exp/yarrow:
// Hq2x
module Hq2x #(parameter LENGTH = 16, parameter HALF_DEPTH = 1, parameter DWIDTH = HALF_DEPTH ? 11 : 23)
(
	input             clk,
	input             ce_in,
	input  [DWIDTH:0] inputpixel,
	input             mono,
	input             disable_hq2x,
	input             reset_frame,
	input             reset_line,
	input             ce_out,
	input       [1:0] read_y,
	input             hblank,
	output [DWIDTH:0] outpixel
);
Size: roughly 2800 flip-flops, ~34 I/O pins, about 120000 um^2 of cells after synthesis.
make LEC_CHECK=0 ABC_AREA=1 CAP_MARGIN=30 CORE_ASPECT_RATIO=1.32 CORE_MARGIN=2 CORE_UTILIZATION=72 CTS_CLUSTER_DIAMETER=258 CTS_CLUSTER_SIZE=10 PLACE_DENSITY=0.6 SETUP_SLACK_MARGIN=1.15 SLEW_MARGIN=20 TNS_END_PERCENT=5 finish   # period 4.01 ns
run.sh (not shown) runs the stock make flow with config.mk's settings and CLKGATE_MAP_FILE=.
The layout from exp/yarrow, despite a flow that completed every stage, fails the layout checks, with the failing checks listed as negative setup slack.
## Diff of input files: exp/garnet against exp/yarrow
Settings: TNS_END_PERCENT: 5 -> unset; CAP_MARGIN: 30 -> 40; CORE_ASPECT_RATIO: 1.32 -> unset; CTS_CLUSTER_SIZE: 10 -> unset; CTS_CLUSTER_DIAMETER: 258 -> unset; SETUP_SLACK_MARGIN: 1.15 -> unset; the clock period (ns, I/O delays scaled along): 4.01 -> 4.69.
--- outcome ---
Comparing exp/yarrow with exp/garnet, the count of inverters other than clock inverters in the layout came out essentially unchanged. Max cell count of the worst hold path across exp/garnet and exp/yarrow: exp/yarrow. exp/yarrow and exp/garnet ended up with roughly the same number of vias after detailed routing. Total power, exp/garnet vs exp/yarrow: down by more than 10%. Re non-clock buffer count: exp/yarrow was higher than exp/garnet. In exp/garnet, the depth of the most critical reg-to-reg path came out 4 above the value in exp/yarrow. exp/yarrow vs exp/garnet, worst hold path class: primary input to register vs register to register. Compared with exp/yarrow, exp/garnet improves worst clock skew. Looking at first-iteration DRC count, exp/garnet sits below exp/yarrow. exp/yarrow vs exp/garnet, first element of the critical path: blender.op[3] vs blender.op[2]. Routed wire length was lower in the run labelled exp/garnet. No crash in exp/garnet: every stage finished, but the layout fails its final checks due to negative setup slack. exp/yarrow ended up with fa_1 as its slowest stage cell on the critical path; exp/garnet ended up with fa_2.
Here is what was changed in the inputs of exp/harbor compared with exp/garnet.
Settings: CAP_MARGIN: 40 -> 20; ABC_AREA: 1 -> unset; CORE_UTILIZATION: 72 -> 45; the clock period (ns, I/O delays scaled along): 4.69 -> 4.5.
[summary]
| share of the clock period used by the worst path after layout | exp/harbor vs exp/garnet | 12 points higher |
exp/harbor against exp/garnet; cell count after placement is down by more than 10%.
exp/harbor vs exp/garnet, floorplan row count went up by about 26%.
exp/garnet has higher utilization than exp/harbor.
exp/garnet → exp/harbor: number of cells on the critical path lower; routed wire length lower; smallest hold slack lower.
Floorplan check, exp/harbor vs exp/garnet: die outline larger in exp/harbor
[exp/harbor vs exp/garnet] die boundary width: higher in exp/harbor
exp/garnet ran in full, but the layout does not pass; the checks complain about negative setup slack.
exp/harbor: flow complete, layout not clean; failing: negative setup slack
Between exp/garnet and exp/harbor, the share of power burned in the clock network is higher for exp/harbor.
The lower area taken by multi-input logic gates came out of exp/harbor.
[inputs] exp/cedar vs exp/harbor
Settings: swapping 45 for 52 in CORE_UTILIZATION; swapping 4.5 for 7.21 in the clock period (ns, I/O delays scaled along).
--- outcome ---
exp/cedar | stages: all done | timing, DRC, antenna: all pass. exp/cedar ended up with blender.Result[19] as its endpoint of the most critical setup path; exp/harbor ended up with blender.i20[17]. Diff exp/harbor -> exp/cedar: all-layer global routing usage picked up an extra 3.0 points; post-layout period usage of the worst path -37 points. When the final numbers for exp/harbor and exp/cedar were put side by side, the fmax turned out to be greater in exp/harbor. exp/cedar — power per cell area 200 nW/um^2 lower, exp/harbor as reference. Re deepest clock path buffer count: no difference whatsoever between exp/harbor and exp/cedar. Clock power in exp/cedar is 34% below exp/harbor. For exp/harbor, the busiest layer in global routing was met2, unlike exp/cedar, where it was met1. Going from exp/harbor to exp/cedar, the vertical die dimension was found to have gone down by 36 um.
Setup changes, exp/cedar to exp/tundra
Settings: ABC_AREA now 1, previously not set; CORE_UTILIZATION now 68, was 52; the clock period (ns, I/O delays scaled along) now 5.39, was 7.21.
Results
Finished, but not clean: exp/tundra, with negative setup slack.
exp/tundra falls short of exp/cedar in area after synthesis.
exp/cedar reports its end point of the critical path as blender.Result[19] while exp/tundra reports blender.Result[23].
Looking only at worst-case setup slack after placement, and setting everything else aside, the lower value of exp/cedar and exp/tundra goes to exp/tundra.
Taking exp/cedar as 1.0, exp/tundra lands at 3.7 on number of signal-net buffers in the layout.
The more densely filled core belongs to exp/tundra, not exp/cedar.
Summary of exp/tundra over exp/cedar: cell count shows an increase of 2933; slack of the critical path shows a reduction of 0.61 ns.
Looking at largest family of logic cells by area, the multiplexers result is from exp/cedar; the AND-OR/OR-AND gates one comes from exp/tundra.
On exp/tundra: post-detailed-routing wire length is about 17% higher than what exp/cedar gave.
Setup changes, exp/tundra to exp/raven
Settings: CORE_UTILIZATION changed from 68 to 65; MAX_ROUTING_LAYER newly set to met4; ABC_AREA removed (was 1); the clock period (ns, I/O delays scaled along) changed from 5.39 to 6.31.
## What came out
Summary of exp/raven over exp/tundra: number of non-clock buffers in the layout has decreased, maximum frequency has decreased. exp/raven: flow completed, timing, DRC and antenna clean. exp/raven reports a lower core utilization than exp/tundra does.
Power is estimated from default activity; no workload was simulated.
